Setup of job 1583:
Design APB_top, start of the top module:
module APB_top(input PCLK,
               input PRESETn,
               input Transfer,
               input Wr_Rd,
               input [4:0] Address,
               input [31:0] write_data,
               output [31:0] read_data);
Size in the first run: ~4,300 cells after synthesis, about 73 I/O pins, roughly 46,000 um^2 of cells after synthesis.
export LEC_CHECK = 0
export ABC_AREA = 1
export CAP_MARGIN = 20
export CORE_MARGIN = 2
export CORE_UTILIZATION = 72
export CTS_CLUSTER_SIZE = 72
export PLACE_DENSITY = 0.65
export SETUP_SLACK_MARGIN = 0.14
export SLEW_MARGIN = 20
create_clock -name core_clock -period 2.19 [get_ports {PCLK}]
run.sh (not shown) runs the stock make flow with config.mk's settings and CLKGATE_MAP_FILE=.
From the logs: job 1583 reached the end of the flow and failed the layout checks with negative setup slack.
[inputs] job 8666 vs job 1583
- a change of PLACE_DENSITY from 0.65 to 0.6
- a deleted ABC_AREA that had been 1
- a deleted SETUP_SLACK_MARGIN that had been 0.14
- a change of CORE_UTILIZATION from 72 to 23
- a deleted CTS_CLUSTER_SIZE that had been 72
- a change of the clock period (ns, I/O delays scaled along) from 2.19 to 3.94
--- outcome ---
Job 1583 finished every stage; the final checks, however, were not passed, the failures being negative setup slack. Job 8666 completed end to end with timing, DRC and antenna clean. Job 8666 vs. job 1583: clock skew saw a decrease; post-route non-filler standard cell count saw a decrease. Max switching part of the total power across job 1583 and job 8666: job 1583. Sequential fraction of total cell area: lower on job 1583. Compared with job 1583, job 8666 shows number of buffers created by CTS that has gone up slightly. For the worst setup timing slack at the placement stage, job 8666 came in 1.03 ns higher than job 1583 did. Relative to job 1583, length in cells of the worst reg-to-reg path has decreased by 6 in job 8666. Delta (job 8666 minus job 1583): power share of the combinational group shows a reduction of 6.5 points; count of cell types in the netlist shows an increase of 4; non-clock buffer count shows a reduction of 57%; first-pass GRT wire length shows a reduction of about 22%.
The inputs of job 8978 differ from those of job 8666 as listed below.
- setting SETUP_SLACK_MARGIN to 0.65 for the first time
- setting PLACE_DENSITY_LB_ADDON to 0.02 for the first time
- changing CORE_UTILIZATION from 23 to 72
- removing PLACE_DENSITY (formerly 0.6)
- setting ABC_AREA to 1 for the first time
- changing the clock period (ns, I/O delays scaled along) from 3.94 to 2.19
Findings:
Looking at clock skew after layout, job 8978 sits 0.0034 ns higher than job 8666 does. The layout from job 8978, despite a flow that completed every stage, fails the layout checks, with the failing checks listed as negative setup slack. Type of the worst min-delay path = input pin to register: job 8978; type of the worst min-delay path = register to register: job 8666. In job 8978, portion of the clock cycle consumed by the worst path in the final layout is higher than in job 8666. Routed wire length, job 8666 and job 8978: smaller value in job 8666.
[inputs] job 7805 vs job 8978
- an added CTS_CLUSTER_SIZE of 15
- a change of PLACE_DENSITY_LB_ADDON from 0.02 to 0.03
- a deleted ABC_AREA that had been 1
- a change of SETUP_SLACK_MARGIN from 0.65 to 0.54
- a change of the clock period (ns, I/O delays scaled along) from 2.19 to 1.89
[summary]
Job 7805 finished all stages; however, its layout fails the closing checks, the failures being negative setup slack. Relative to job 8978, power has gone up in job 7805. Remaining max-slew budget at the tightest pin ends up higher on job 8978. Against job 8978, area of the die in job 7805 came out better. [job 7805 vs job 8978] final area: lower in job 7805. Min post-placement worst setup slack across job 7805 and job 8978: job 7805.
Modified inputs, job 2380 compared to job 7805
- a deleted CTS_CLUSTER_SIZE that had been 15
- an added ABC_AREA of 1
- a deleted SETUP_SLACK_MARGIN that had been 0.54
- an added PLACE_DENSITY of 0.6
- a deleted PLACE_DENSITY_LB_ADDON that had been 0.03
- a change of the clock period (ns, I/O delays scaled along) from 1.89 to 0.979
## What came out
- Nothing crashed in job 2380 and all stages finished; the problem is that the final layout failed, the offending checks being negative setup slack.
- Compared with job 7805, in job 2380 cell count went up 53%; worst hold slack down 0.16 ns.
- In job 2380 the final RePlAce weighted congestion turned out 8.8% higher than in job 7805.
> inputs changed (job 2380 -> job 3852)
- ABC_AREA no longer set, was 1
- PLACE_DENSITY no longer set, was 0.6
- CTS_CLUSTER_SIZE now 15, previously not set
- the clock period (ns, I/O delays scaled along) now 1.89, was 0.979
### Flow results
Taking job 2380 as the reference, in job 3852 number of nets at floorplan has decreased, area reported by Yosys stat has decreased, post-detailed-placement half-perimeter wirelength has decreased. In job 3852 relative to job 2380, yosys cell count had gone down by more than a quarter. From the logs: job 2380 reached the end of the flow and failed the layout checks with negative setup slack. Stage in which a tool error killed job 3852: 5_1_grt. In the reports for job 3852 and job 2380, the larger number of cells produced by synthesis belongs to job 2380.

* * *

run 1:
Starting RTL as in the previous note.
clock: 3.01 ns
lec_check: 0
cap_margin: 30
core_margin: 6
core_utilization: 55
cts_cluster_size: 27
gpl_timing_driven: 0
max_routing_layer: met4
min_routing_layer: met1
slew_margin: 40
tns_end_percent: 30
Run 1: flow complete, layout not clean; failing: setup timing
Edits applied to the flow inputs when going from run 1 to run 2:
- GPL_TIMING_DRIVEN removed (was 0)
- CTS_CLUSTER_SIZE removed (was 27)
- TNS_END_PERCENT removed (was 30)
- MIN_ROUTING_LAYER removed (was met1)
- PLACE_DENSITY newly set to 0.6
- CAP_MARGIN changed from 30 to 20
- CORE_MARGIN changed from 6 to 2
- SLEW_MARGIN changed from 40 to 20
- CORE_UTILIZATION changed from 55 to 40
- MAX_ROUTING_LAYER removed (was met4)
- the clock period (ns, I/O delays scaled along) changed from 3.01 to 2.72
==> comparison <==
In run 2, the internal power component came out 3.7 mW above the value in run 1.
[compare] base=run 1 new=run 2: count of clock-buffer cells in the layout lost about 7%, combinational share of power decreased 1.0 points, logic share of the area went down by 0.58 points.
Run 2 was carried through to the last stage, and its layout satisfied the timing, design-rule and antenna checks.
Run 2 vs run 1: worst hold slack up in run 2
Run 2: clock skew is 0.014 ns lower than what run 1 reported.
[diff] slack of the critical path, run 2 relative to run 1: improvement
What run 3 does differently from run 2 at the input level:
- CTS_CLUSTER_SIZE newly set to 76
- PLACE_DENSITY removed (was 0.6)
- ABC_AREA newly set to 1
- CORE_UTILIZATION changed from 40 to 72
- SETUP_SLACK_MARGIN newly set to -0.12
- the clock period (ns, I/O delays scaled along) changed from 2.72 to 2.19
## What came out
Summary of run 2 and run 3: one run falls short of a clean finish, namely run 3. [run 3] flow finished | final checks: failed | reasons: setup timing. Going from run 2 to run 3, non-clock buffer count went up; number of fillers in the final layout dropped 5795; critical path depth in cells went up by 5. Power density over the cells: run 3 vs run 2 up about 17%. Run 2 ended up with multiplexers as its main logic family after synthesis; run 3 ended up with simple AND/OR/NAND/NOR gates. Run 3 against run 2: number of inverters outside the clock class in the layout shows an increase of 17, routed length on met3 shows an increase of 14000 um, cell count shows an increase of 1390. Timing endpoint of the critical path = Design_master.read_data[11]: run 2; timing endpoint of the critical path = Design_master.read_data[5]: run 3. Run 3 reports its launching instance or port of the critical path as Design_master.ps[0] while run 2 reports Transfer.
Changes in run 4 relative to run 3:
- changing CTS_CLUSTER_SIZE from 76 to 37
- removing ABC_AREA (formerly 1)
- changing SETUP_SLACK_MARGIN from -0.12 to 0.55
- setting PLACE_DENSITY to 0.65 for the first time
--- outcome ---
The layout from run 4, despite a flow that completed every stage, fails the layout checks, with the failing checks listed as setup timing.
Count of clock-buffer cells in the layout delta for run 4 relative to run 3: 2 higher
Comparing run 3 and run 4, final instance area is higher on run 3.
Endpoint of the worst setup timing path = Design_master.read_data[17]: run 4; endpoint of the worst setup timing path = Design_master.read_data[5]: run 3
Between run 3 and run 4, portion of total power attributed to the clock network is higher for run 4, run 3 comes in under that.
Clock skew after layout: lower on run 3
Run 3 → run 4: total power picked up an extra about 4%; mean instance size in the synthesized netlist picked up an extra 68%; fraction of standard cell area in multi-input logic lost 4.4 points; number of ordinary and repair buffers in the finished layout picked up an extra 15.
Of run 3 and run 4, the lower fill cell instance count of the final layout belongs to run 4.
Diff run 3 -> run 4: count of multi-input gates went down about 60%; antenna diode count rose 4.
Input changes introduced in run 5 (baseline for comparison: run 4):
- a change of PLACE_DENSITY from 0.65 to 0.6
- a change of CORE_UTILIZATION from 72 to 40
- a deleted SETUP_SLACK_MARGIN that had been 0.55
- a deleted CTS_CLUSTER_SIZE that had been 37
- a change of the clock period (ns, I/O delays scaled along) from 2.19 to 5.0
Findings:
- Run 5 has more setup slack than run 4.
- The total via count after detailed routing of run 5 is lower than that of run 4.
- Compared with run 4, run 5 shows a lower post-layout instance area.
- Delta(total clock network power, run 5 - run 4) < 0
- Against run 4 as the reference, run 5 delivers a higher layout clock buffer count.
- Capture point of the worst path = Design_master.read_data[3]: run 5; capture point of the worst path = Design_master.read_data[17]: run 4
- Total length of routed wires: run 5 better than run 4
- Higher total power per unit cell area among run 4 and run 5: run 4
- Run 5 has completed all stages; timing, DRC and antenna checks passed.
- Compared with run 4, in run 5 critical path depth fell 3; number of nets in the final layout decreased by about 9% relative to the old numbers; proportion of final cell area spent on non-clock buffers fell 7.9 points; hold slack +0.15 ns.
For run 6, these inputs were changed with respect to run 5:
- swapping 40 for 68 in CORE_UTILIZATION
- clearing PLACE_DENSITY, which used to be 0.6
- swapping 5.0 for 2.19 in the clock period (ns, I/O delays scaled along)
--- outcome ---
| run 6 | all stages done | FAIL | setup timing |. Going from run 5 to run 6, share of power burned in combinational logic now sits higher; register area neither gained nor lost much; sum of routed wire length over all layers higher; largest net degree at the start of global routing dropped 61%. Higher share of the core filled with cells among run 6 and run 5: run 6. Run 5 → run 6: reported net switching power climbed 190%; number of optimization iterations in the first detailed-route pass now sits higher; sequential cell area share went down 8.7 points; instance area at placement +about 5%. Design area of run 6 exceeds that of run 5 by more than 10%.
No activity file was given, so power comes from the tool's default toggle rates.
